==> wip/pepper <==
==> flow/design.v <==
`timescale 1ns / 1ps
module signed_mult(a , b , out);
    output [31:0] out;
    input signed [31:0] a;
    input signed [31:0] b;
    wire signed [63:0] mult_out;
    assign mult_out = a*b;
    assign out  = {mult_out[63] , mult_out[55:25]};
endmodule
`timescale 1ns / 1ps
module Lorenz(clk , rst , en , seed_x , seed_y , seed_z , x , y , z);
    wire signed [31:0] sigma = {7'b0001010 , 25'b0};  
    wire signed [31:0] beta = {7'b0000010 , 25'b1010101010101010101010101};  
    wire signed [31:0] rho = {7'b0011100 , 25'b0};  
    wire signed [31:0] scale = {7'b0000001 , 20'b10000000001010101010};
    wire signed [31:0] dt = {7'b0 , 20'b00000001000000000000};
    parameter signed [31:0] xo = {7'b1000001 , 25'b0};  
    parameter signed [31:0] yo = {7'b0 , 25'b0001100110011001100110011};  
    parameter signed [31:0] zo = {7'b0011001 , 25'b0};  
    input wire clk;
    input wire rst;
    input wire en;
    input wire signed [31:0] seed_x;
    input wire signed [31:0] seed_y;
    input wire signed [31:0] seed_z;
    output reg signed [31:0] x;
    output reg signed [31:0] y;
    output reg signed [31:0] z;
    reg signed [26:0] dx;
    reg signed [26:0] dy;
    reg signed [26:0] dz;
    wire signed [31:0] m1 , m2 , m3 , m4 , m5 , m6 , m7 , m8 , m9;
    signed_mult sm1 (.a(m1) , .b(sigma) , .out(m2));
    signed_mult sm2 (.a(m3) , .b(m4) , .out(m5));
    signed_mult sm3 (.a(m3) , .b(y) , .out(m6));
    signed_mult sm4 (.a(m7) , .b(beta) , .out(m8));
    assign m1 = (y - x) >>> 8;
    assign m3 = x >>> 8;
    assign m4 = rho - z;
    assign m7 = z >>> 8;
    assign m9 = (y >>> 8);
    always@(posedge clk)
    begin
        if (rst)
        begin
            x <= seed_x;
            y <= seed_y;
            z <= seed_z;
        end
        else if (en)
        begin
            x <= x + m2;
            y <= y + m5 - m9;
            z <= z + m6 - m8;
        end
    end
endmodule
`timescale 1ns / 1ps
module Slowclock(
    input clk,
    input rst,
    output slowclock,
    output slowclock_rise
    );
    reg [25:0] counter;
    reg clockout;
    always@(posedge clk)
    begin
        if (rst)
        begin
            counter <= 0;
            clockout <= 0;
        end
        else if( counter == 1)
        begin
            clockout <= !clockout;        
            counter <= 0;
        end
        else
            counter <= counter + 1;
    end
    assign slowclock = clockout;
    assign slowclock_rise = (counter == 1) && !clockout;
endmodule
`timescale 1ns / 1ps
module UART_Tx1
    #(parameter CLKS_PER_BIT = 435)
    (
        input clk,
        input rst,
        input Tx_s,
        input [7:0] Tx_Data,
        output Tx_Active,
        output reg Tx_serial_out,
        output Tx_Done
    );
    localparam TX_IDLE = 3'b000;
    localparam TX_START_BIT = 3'b001;
    localparam TX_DATA_SEND = 3'b010;
    localparam TX_STOP = 3'b011;
    localparam TX_CLEAN = 3'b100;
    reg [2:0] MAIN_STATE;
    reg [9:0] clk_count;
    reg [2:0] Bit_Index;
    reg [7:0] Send_Data;
    reg       Done;
    reg       Active;
    always@(posedge clk)
    begin
        if (rst)
        begin
            MAIN_STATE <= TX_IDLE;
            clk_count <= 0;
            Bit_Index <= 0;
            Send_Data <= 0;
            Done <= 1'b0;
            Active <= 1'b0;
            Tx_serial_out <= 1'b1;
        end
        else
        case(MAIN_STATE)
            TX_IDLE:
                begin
                    Tx_serial_out <= 1'b1;
                    Done <= 1'b0;
                    clk_count <= 1'b0;
                    Bit_Index <= 1'b0;
                    if(Tx_s == 1'b1)
                        begin
                            Active <= 1'b1;
                            Send_Data <= Tx_Data;
                            MAIN_STATE <= TX_START_BIT;
                        end
                     else
                        MAIN_STATE <= TX_IDLE;
                end
            TX_START_BIT:
                begin
                    Tx_serial_out <= 1'b0;
                    if(clk_count < CLKS_PER_BIT - 1)
                        begin
                            clk_count <= clk_count + 1;
                            MAIN_STATE <= TX_START_BIT;
                        end
                    else
                        begin    
                            clk_count <= 1'b0;
                            MAIN_STATE <= TX_DATA_SEND;
                        end
                end       
            TX_DATA_SEND:
                begin
                    Tx_serial_out <= Send_Data[Bit_Index];
                    if(clk_count < CLKS_PER_BIT - 1)
                        begin
                            clk_count <= clk_count + 1;
                            MAIN_STATE <= TX_DATA_SEND;
                        end
                    else
                        begin
                            clk_count <= 1'b0;
                            if(Bit_Index < 7)
                                begin
                                    Bit_Index <= Bit_Index + 1;
                                    MAIN_STATE <= TX_DATA_SEND;
                                end
                            else
                                begin
                                    Bit_Index <= 1'b0;
                                    MAIN_STATE <= TX_STOP;
                                end
                        end
                end
            TX_STOP:
                begin
                    Tx_serial_out <= 1'b1;
                    if(clk_count < CLKS_PER_BIT - 1)
                        begin
                            clk_count <= clk_count + 1;
                            MAIN_STATE <= TX_STOP;
                        end
                    else
                        begin
                            Done <= 1'b1;
                            clk_count <= 1'b0;
                            MAIN_STATE <= TX_CLEAN;
                            Active <= 1'b0;
                        end    
                end
            TX_CLEAN:
                begin
                    Done <= 1'b1;
                    MAIN_STATE <= TX_IDLE;
                end
            default:
                MAIN_STATE <= TX_IDLE;    
        endcase
    end
    assign Tx_Active = Active;
    assign Tx_Done = Done;
endmodule
`timescale 1ns / 1ps
module delta_sigma_dac(clk, rst, PWM_in, PWM_out);
input wire clk;
input wire rst;
input wire [15:0] PWM_in;
output reg PWM_out;
reg [16:0] PWM_accumulator;
wire [16:0] PWM_sum = PWM_accumulator + PWM_in;
always @(posedge clk) 
begin
     if (rst)
     begin
          PWM_accumulator <= 0;
          PWM_out <= 0;
     end
     else
     begin
          PWM_out <= PWM_sum[16];
          PWM_accumulator <= {1'b0, PWM_sum[15:0]};
     end
end 
endmodule
`timescale 1ns / 1ps
module Lorenz3D(
    clk,
    rst,
    seed_x,
    seed_y,
    seed_z,
    pinX,
    pinY,
    pinZ,
	serial_data,
    x,
    y,
    z
    );
	input wire clk;
    input wire rst;
    input wire [31:0] seed_x;
    input wire [31:0] seed_y;
    input wire [31:0] seed_z;
    output wire pinX;
    output wire pinY;
    output wire pinZ;
    output wire serial_data;
    output wire [31:0] x;
    output wire [31:0] y;
    output wire [31:0] z;
    reg [2:0] i;
    wire [7:0] inputdata;
    wire       done_bit;
    reg        start;
    wire       active;
    wire       out_serial;
    reg        triger;
    reg [3:0] count;
	wire signed [31:0] xm , ym , zm;
	wire signed [31:0] scale = {7'b0001001 , 25'b0000001111010111000010100};
	reg [31:0] key; 
	reg [2:0]  i_n;
	reg        start_n;
	reg        triger_n;
	reg [31:0] key_n;
	wire slowclock;
	wire slowclock_rise;
	Slowclock clock ( .clk(clk), .rst(rst), .slowclock(slowclock), .slowclock_rise(slowclock_rise));
    Lorenz  L1(
     .clk(clk),
     .rst(rst),
     .en(slowclock_rise),
     .seed_x(seed_x),
     .seed_y(seed_y),
     .seed_z(seed_z),
     .x(x),
     .y(y),
     .z(z)
    );
	UART_Tx1  #(435) U1 ( .clk(clk), .rst(rst), .Tx_s(start), .Tx_Data(inputdata), .Tx_Active(active),  .Tx_serial_out(out_serial), .Tx_Done(done_bit));
	always@(posedge clk)
    begin
        i_n = i;
        start_n = start;
        triger_n = triger;
        key_n = key;
        if(done_bit == 1'b1)
        begin
            i_n = i_n + 1;
        end
        if( i_n == 3'b000 && triger_n == 1'b1)
        begin
            key_n = x;            
            start_n = 1;
            triger_n = 0;
        end
        if(i_n == 3'b100)
        begin
            i_n = 0;
            triger_n = 1;
        end
        if (rst)
        begin
            i <= 0;
            start <= 0;
            triger <= 1;
        end
        else
        begin
            i <= i_n;
            start <= start_n;
            triger <= triger_n;
            key <= key_n;
        end
    end
	delta_sigma_dac d1 (.clk(clk), .rst(rst), .PWM_in(x[31:9]), .PWM_out(pinX));
    delta_sigma_dac d2 (.clk(clk), .rst(rst), .PWM_in(y[31:9]), .PWM_out(pinY));
	delta_sigma_dac d3 (.clk(clk), .rst(rst), .PWM_in(z[31:9]), .PWM_out(pinZ));
	signed_mult sm1 (.a(x) , .b(scale) , .out(xm));
	signed_mult sm2 (.a(y) , .b(scale) , .out(ym));
	signed_mult sm3 (.a(z) , .b(scale) , .out(zm));
	assign serial_data = out_serial;
    assign inputdata = key[((i + 1) * 8 - 1) -: 8];
endmodule
==> flow/run.sh <==
#!/bin/bash
# the make line also repeats each setting of config.mk as NAME=value (left out here)
make -C /OpenROAD-flow-scripts/flow DESIGN_CONFIG=/design/flow/config.mk WORK_HOME=/design/flow/orfs CLKGATE_MAP_FILE= finish
==> flow/config.mk <==
export PLATFORM = sky130hd
export DESIGN_NAME = Lorenz3D
export DESIGN_NICKNAME = Lorenz3D
export VERILOG_FILES = /design/flow/design.v
export SDC_FILE = /design/flow/constraint.sdc
export NUM_CORES = 4
export LEC_CHECK = 0
export CAP_MARGIN = 20
export CELL_PAD_IN_SITES_GLOBAL_PLACEMENT = 1
export CORE_MARGIN = 2
export CORE_UTILIZATION = 54
export GPL_TIMING_DRIVEN = 1
export PLACE_DENSITY = 0.82
export SETUP_SLACK_MARGIN = 0.64
export SLEW_MARGIN = 20
export TNS_END_PERCENT = 20
==> flow/constraint.sdc <==
create_clock -name core_clock -period 24.0 [get_ports {clk}]
set_input_delay 4.8000 -clock core_clock [delete_from_list [all_inputs] [get_ports {clk}]]
set_output_delay 4.8000 -clock core_clock [all_outputs]
set_load 0.01 [all_outputs]
==> wip/maple: changes against wip/pepper <==
--- a/flow/config.mk
+++ b/flow/config.mk
@@ -9,8 +9,8 @@
 export CELL_PAD_IN_SITES_GLOBAL_PLACEMENT = 1
 export CORE_MARGIN = 2
-export CORE_UTILIZATION = 54
+export CORE_UTILIZATION = 64
 export GPL_TIMING_DRIVEN = 1
-export PLACE_DENSITY = 0.82
-export SETUP_SLACK_MARGIN = 0.64
+export PLACE_DENSITY_LB_ADDON = 0.06
+export SETUP_SLACK_MARGIN = 3.31
 export SLEW_MARGIN = 20
 export TNS_END_PERCENT = 20
==> flow/constraint.sdc (replaced) <==
create_clock -name core_clock -period 11.5 [get_ports {clk}]
set_input_delay 2.3000 -clock core_clock [delete_from_list [all_inputs] [get_ports {clk}]]
set_output_delay 2.3000 -clock core_clock [all_outputs]
set_load 0.01 [all_outputs]
==> results <==
item                                                                                                      wip/maple    wip/pepper
Post-CTS clock slew at the launch and capture registers of the worst setup and hold paths                   0.07 ns       0.06 ns
Sequential Area                                                                                           6066 um^2     6067 um^2
First drt pass iteration count                                                                                    6             7
Total CTS buffers                                                                                                29            31
Run status                                                                                 finished with violations  timing/DRC/antenna clean
Reasons for failing layout checks                                                              negative setup slack             -
Metal3 WL                                                                                                  32100 um      22970 um
Initial antenna violation count                                                                                  21            17
Count of filler cells inserted in the layout                                                                   8975        12.59k
Clock period minus final worst setup slack                                                                 11.57 ns      13.77 ns
Delay of the slowest cell on the worst path                                                                 0.55 ns       0.80 ns
Via count of the first global-routing pass                                                                   64.17k        62.82k
Unrepaired setup endpoints after global routing                                                                 yes            no
Transition time at the pin with the least slew margin                                                      1.182 ns      1.232 ns
RD Place Congestion                                                                                          0.9910        0.9446
Clkbuf count                                                                                                     34            40
Drt via density                                                                                               5.808         5.640
Met2 routing resource usage after global routing                                                             0.6327        0.5632
